Design bnn_layer0, start of the top module:
module bnn_layer0 (
    input  wire        clk,
    input  wire        reset_n,
    input  wire        i_run,
    output wire        o_idle,
    output wire        o_done,
    output wire [6:0]  addr_input,
    output wire        ce_input,
    input  wire [27:0] q_input,
    output wire [1:0]  addr_weight,
    output wire        ce_weight,
    input  wire [26:0] q_weight,
    output wire [6:0]  addr_output,
    output wire        we_output,
    output wire [25:0] d_output
);
Size: about 1,500 flip-flops, roughly 110 I/O pins, roughly 80,000 µm² of cells after synthesis.
==> flow/config.mk <==
export PLATFORM = sky130hd
export DESIGN_NAME = bnn_layer0
export DESIGN_NICKNAME = bnn_layer0
export VERILOG_FILES = /design/flow/design.v
export SDC_FILE = /design/flow/constraint.sdc
export NUM_CORES = 4
export LEC_CHECK = 0
export ABC_AREA = 1
export CAP_MARGIN = 30
export CELL_PAD_IN_SITES_GLOBAL_PLACEMENT = 0
export CORE_ASPECT_RATIO = 1.67
export CORE_MARGIN = 2
export CORE_UTILIZATION = 52
export CTS_CLUSTER_DIAMETER = 130
export MAX_ROUTING_LAYER = met5
export MIN_ROUTING_LAYER = met1
export PLACE_DENSITY_LB_ADDON = 0.28
export SLEW_MARGIN = 20
==> flow/constraint.sdc <==
create_clock -name core_clock -period 7.78 [get_ports {clk}]
set_input_delay 1.5560 -clock core_clock [delete_from_list [all_inputs] [get_ports {clk}]]
set_output_delay 1.5560 -clock core_clock [all_outputs]
set_load 0.01 [all_outputs]
run.sh (not shown) runs the stock make flow with config.mk's settings and CLKGATE_MAP_FILE=.
Then changed:
Settings changed: CAP_MARGIN 30 to 35, CELL_PAD_IN_SITES_DETAIL_PLACEMENT from default to 1, CELL_PAD_IN_SITES_GLOBAL_PLACEMENT 0 to default, CORE_ASPECT_RATIO 1.67 to default, CORE_UTILIZATION 52 to 40, CTS_CLUSTER_DIAMETER 130 to default, GPL_ROUTABILITY_DRIVEN from default to 0, MAX_ROUTING_LAYER met5 to met4, MIN_ROUTING_LAYER met1 to default, PLACE_DENSITY_LB_ADDON 0.28 to 0.12.
Clock period 7.78 ns to 6.0 ns, I/O delays scaled along.
Outcome:
- The changed run finished with timing, DRC and antenna clean
- sequential share of layout area falls by 0.79 points
- power rises by 36%
- clock power rises by 41%
- maximum frequency falls by 1.2%
- critical path depth does not change
- synthesized cell count stays the same
- worst setup slack is worse by 1800 ps
- clock-buffer cell count rises by 67
- via count rises by 1.0%
- hold slack is worse by 140 ps
Then changed:
Settings changed: ABC_AREA 1 to default, CAP_MARGIN 35 to 0, CELL_PAD_IN_SITES_DETAIL_PLACEMENT 1 to default, CORE_UTILIZATION 40 to 72, CTS_CLUSTER_DIAMETER from default to 97, CTS_CLUSTER_SIZE from default to 20, GPL_ROUTABILITY_DRIVEN 0 to default, MAX_ROUTING_LAYER met4 to default, PLACE_DENSITY from default to 0.92, PLACE_DENSITY_LB_ADDON 0.12 to default, SETUP_SLACK_MARGIN from default to 0.65, SLEW_MARGIN 20 to 5.
Clock period 6.0 ns to 4.66 ns, I/O delays scaled along.
Outcome: The new run ran to the end with violations: setup timing; final area shrinks by 4.2%; maximum frequency shrinks by about 0.7%; synthesized cell count shrinks by about 27%; worst setup slack degrades by 1400 ps; synthesized area shrinks by about 1.7%; power shrinks by about 50%.
Then changed:
Settings changed: CAP_MARGIN 0 to 20, CORE_UTILIZATION 72 to 12, CTS_CLUSTER_DIAMETER 97 to default, CTS_CLUSTER_SIZE 20 to default, PLACE_DENSITY 0.92 to 0.6, SETUP_SLACK_MARGIN 0.65 to default, SLEW_MARGIN 5 to 20.
Clock period 4.66 ns to 9.2 ns, I/O delays scaled along.
After rerunning:
- Now the flow completed with no timing, DRC or antenna violations
- core utilization fell by 64 points
- power drops by 36%
- synthesized area stays the same
- cell count climbs by 88%
- cell area rises by 11%
- global-route usage goes down by 33 points
- fmax drops by 3.7%

---

Setup of try-indigo:
Starting RTL as in the previous note.
clock: 5.12 ns
lec_check: 0
cap_margin: 20
cell_pad_in_sites_global_placement: 0
core_aspect_ratio: 0.95
core_margin: 2
core_utilization: 72
cts_cluster_diameter: 191
cts_cluster_size: 13
place_density_lb_addon: 0.2
setup_slack_margin: 1.35
slew_margin: 20
tns_end_percent: 20
To summarise try-indigo: no stage aborted, but the layout did not pass its checks, failing on negative setup slack.
Input-level comparison between try-ember and try-indigo:
==> flow/config.mk <==
export PLATFORM = sky130hd
export DESIGN_NAME = bnn_layer0
export DESIGN_NICKNAME = bnn_layer0
export VERILOG_FILES = /design/flow/design.v
export SDC_FILE = /design/flow/constraint.sdc
export NUM_CORES = 4
export LEC_CHECK = 0
export CAP_MARGIN = 20
export CORE_MARGIN = 2
export CORE_UTILIZATION = 40
export PLACE_DENSITY = 0.6
export SETUP_SLACK_MARGIN = 1.2
export SLEW_MARGIN = 20
==> flow/constraint.sdc <==
create_clock -name core_clock -period 5.44 [get_ports {clk}]
set_input_delay 1.0880 -clock core_clock [delete_from_list [all_inputs] [get_ports {clk}]]
set_output_delay 1.0880 -clock core_clock [all_outputs]
set_load 0.01 [all_outputs]
Results
try-ember was carried through to the last stage, and its layout satisfied the timing, DRC and antenna checks.
try-ember does better than try-indigo on worst hold margin.
Compared with try-indigo, try-ember shows die extent in x higher by 100 um.
Fmax | try-ember above try-indigo
try-ember against try-indigo: count of placed standard cells in the final layout, fillers left out saw an increase, area growth from synthesis to layout rose 5.0 points, portion of the clock cycle consumed by the worst path in the final layout lower.
Compared to try-indigo, try-ember was floorplanned on a bigger die.
Number of buffers inserted by post-CTS setup repair: try-ember > try-indigo
try-ember against try-indigo: area after synthesis ~0 delta, clock-buffer cell count +85, core utilization of the finished layout -33 points.
Inputs modified between try-ember and try-onyx:
diff --git a/flow/config.mk b/flow/config.mk
--- a/flow/config.mk
+++ b/flow/config.mk
@@ -9,5 +9,4 @@
 export CORE_MARGIN = 2
-export CORE_UTILIZATION = 40
+export CORE_UTILIZATION = 68
 export PLACE_DENSITY = 0.6
-export SETUP_SLACK_MARGIN = 1.2
 export SLEW_MARGIN = 20
==> flow/constraint.sdc <==
create_clock -name core_clock -period 9.2 [get_ports {clk}]
set_input_delay 1.8400 -clock core_clock [delete_from_list [all_inputs] [get_ports {clk}]]
set_output_delay 1.8400 -clock core_clock [all_outputs]
set_load 0.01 [all_outputs]
Results
- The final layout from try-onyx, which completed every stage, passed the timing, DRC and antenna checks at the end of the flow.
- Looking at final cell count, try-onyx sits about 13% lower than try-ember does.
- Re maximum frequency: try-onyx is 2.3% down on try-ember.
- met3 routing resource usage after global routing for try-onyx: 1.9 points up relative to try-ember
- Sequential cell area essentially unchanged between try-onyx and try-ember.
- Total die size down 82000 um2 in try-onyx wrt try-ember
- Comparing try-onyx and try-ember, core utilization is higher on try-onyx.
- Worst clock skew for try-onyx is lower than for try-ember.
- try-onyx: routed wire length 16 mm below try-ember
- Compared with try-ember, in try-onyx slew at the pin with the worst max-slew slack higher, layout buffer count excluding clock buffers lost 77.
- Est. power | try-onyx vs try-ember | try-onyx lower
Setup changes, try-onyx to try-umber
diff --git a/flow/config.mk b/flow/config.mk
--- a/flow/config.mk
+++ b/flow/config.mk
@@ -7,6 +7,8 @@
 export LEC_CHECK = 0
-export CAP_MARGIN = 20
-export CORE_MARGIN = 2
-export CORE_UTILIZATION = 68
-export PLACE_DENSITY = 0.6
+export CAP_MARGIN = 30
+export CORE_ASPECT_RATIO = 0.81
+export CORE_MARGIN = 8
+export CORE_UTILIZATION = 40
+export GPL_TIMING_DRIVEN = 0
 export SLEW_MARGIN = 20
+export TNS_END_PERCENT = 60
==> flow/constraint.sdc <==
create_clock -name core_clock -period 3.81 [get_ports {clk}]
set_input_delay 0.7620 -clock core_clock [delete_from_list [all_inputs] [get_ports {clk}]]
set_output_delay 0.7620 -clock core_clock [all_outputs]
set_load 0.01 [all_outputs]
==> results <==
- Completing all stages was not enough for try-umber: its layout failed the final checks because of negative hold slack, negative setup slack.
- XOR/XNOR share of the synthesized area came out exactly the same in try-umber and try-onyx.
- [try-umber] final period demand of the worst path fell 0.0030 ns relative to try-onyx
- Going from try-onyx to try-umber, the utilization after layout was found to have gone down by 29 points.
- Looking at total routed wire length on the met1 layer, try-umber sits about 50% above try-onyx.
- Combinational fraction of design power for try-umber: 0.2 points up relative to try-onyx
- Summary of try-umber over try-onyx: post-synthesis to final-layout area growth now larger; power density over the cells higher; die size picked up an extra about 80%.
- Total area of multi-input combinational cells: try-umber and try-onyx compared, higher one is try-umber
> inputs changed (try-umber -> try-fjord)
diff --git a/flow/config.mk b/flow/config.mk
--- a/flow/config.mk
+++ b/flow/config.mk
@@ -7,7 +7,6 @@
 export LEC_CHECK = 0
-export CAP_MARGIN = 30
+export CAP_MARGIN = 20
 export CORE_ASPECT_RATIO = 0.81
-export CORE_MARGIN = 8
+export CORE_MARGIN = 2
 export CORE_UTILIZATION = 40
-export GPL_TIMING_DRIVEN = 0
 export SLEW_MARGIN = 20
## What came out
Of the runs try-fjord and try-umber, none of them finished clean. try-fjord consumes less power than try-umber does. Cell area delta (try-fjord -> try-umber): insignificant. Of the two values seen for launching element of the worst setup path, u_bnn_layer.u_bnn_core.r_xnor_result[9][17] was produced by try-fjord and u_bnn_layer.u_bnn_core.r_xnor_result[2][21] by try-umber. [compare] base=try-umber new=try-fjord: antenna cell count shows a reduction of 6, largest net degree at the start of global routing lost 0.67%. Compared with try-umber, try-fjord shows routed wire length lower by about 25%. Relative to try-umber, the number of fill cells in the layout of try-fjord is higher by 94. Compared with try-umber, in try-fjord buffers plus inverters on the worst setup path about even, routed wire length per instance now sits lower.
## Diff of input files: try-xenon against try-fjord
diff --git a/flow/config.mk b/flow/config.mk
--- a/flow/config.mk
+++ b/flow/config.mk
@@ -8,6 +8,8 @@
 export CAP_MARGIN = 20
-export CORE_ASPECT_RATIO = 0.81
 export CORE_MARGIN = 2
-export CORE_UTILIZATION = 40
+export CORE_UTILIZATION = 72
+export CTS_CLUSTER_DIAMETER = 97
+export CTS_CLUSTER_SIZE = 20
+export PLACE_DENSITY = 0.6
+export SETUP_SLACK_MARGIN = 0.65
 export SLEW_MARGIN = 20
-export TNS_END_PERCENT = 60
==> flow/constraint.sdc <==
create_clock -name core_clock -period 4.66 [get_ports {clk}]
set_input_delay 0.9320 -clock core_clock [delete_from_list [all_inputs] [get_ports {clk}]]
set_output_delay 0.9320 -clock core_clock [all_outputs]
set_load 0.01 [all_outputs]
Results
try-xenon had finished all stages when the layout checks came back failing, citing negative setup slack.
The cell row count in try-xenon is 0.829 times that in try-fjord.
Of try-xenon and try-fjord, try-fjord shows the lower global routing met2 resource utilization, with try-xenon above it.
In try-xenon the post-place setup slack turned out 0.84 ns higher than in try-fjord.
Compared with try-fjord, try-xenon is more frugal on power.
Power figures rest on the tool's default switching activity, not on a simulated workload.
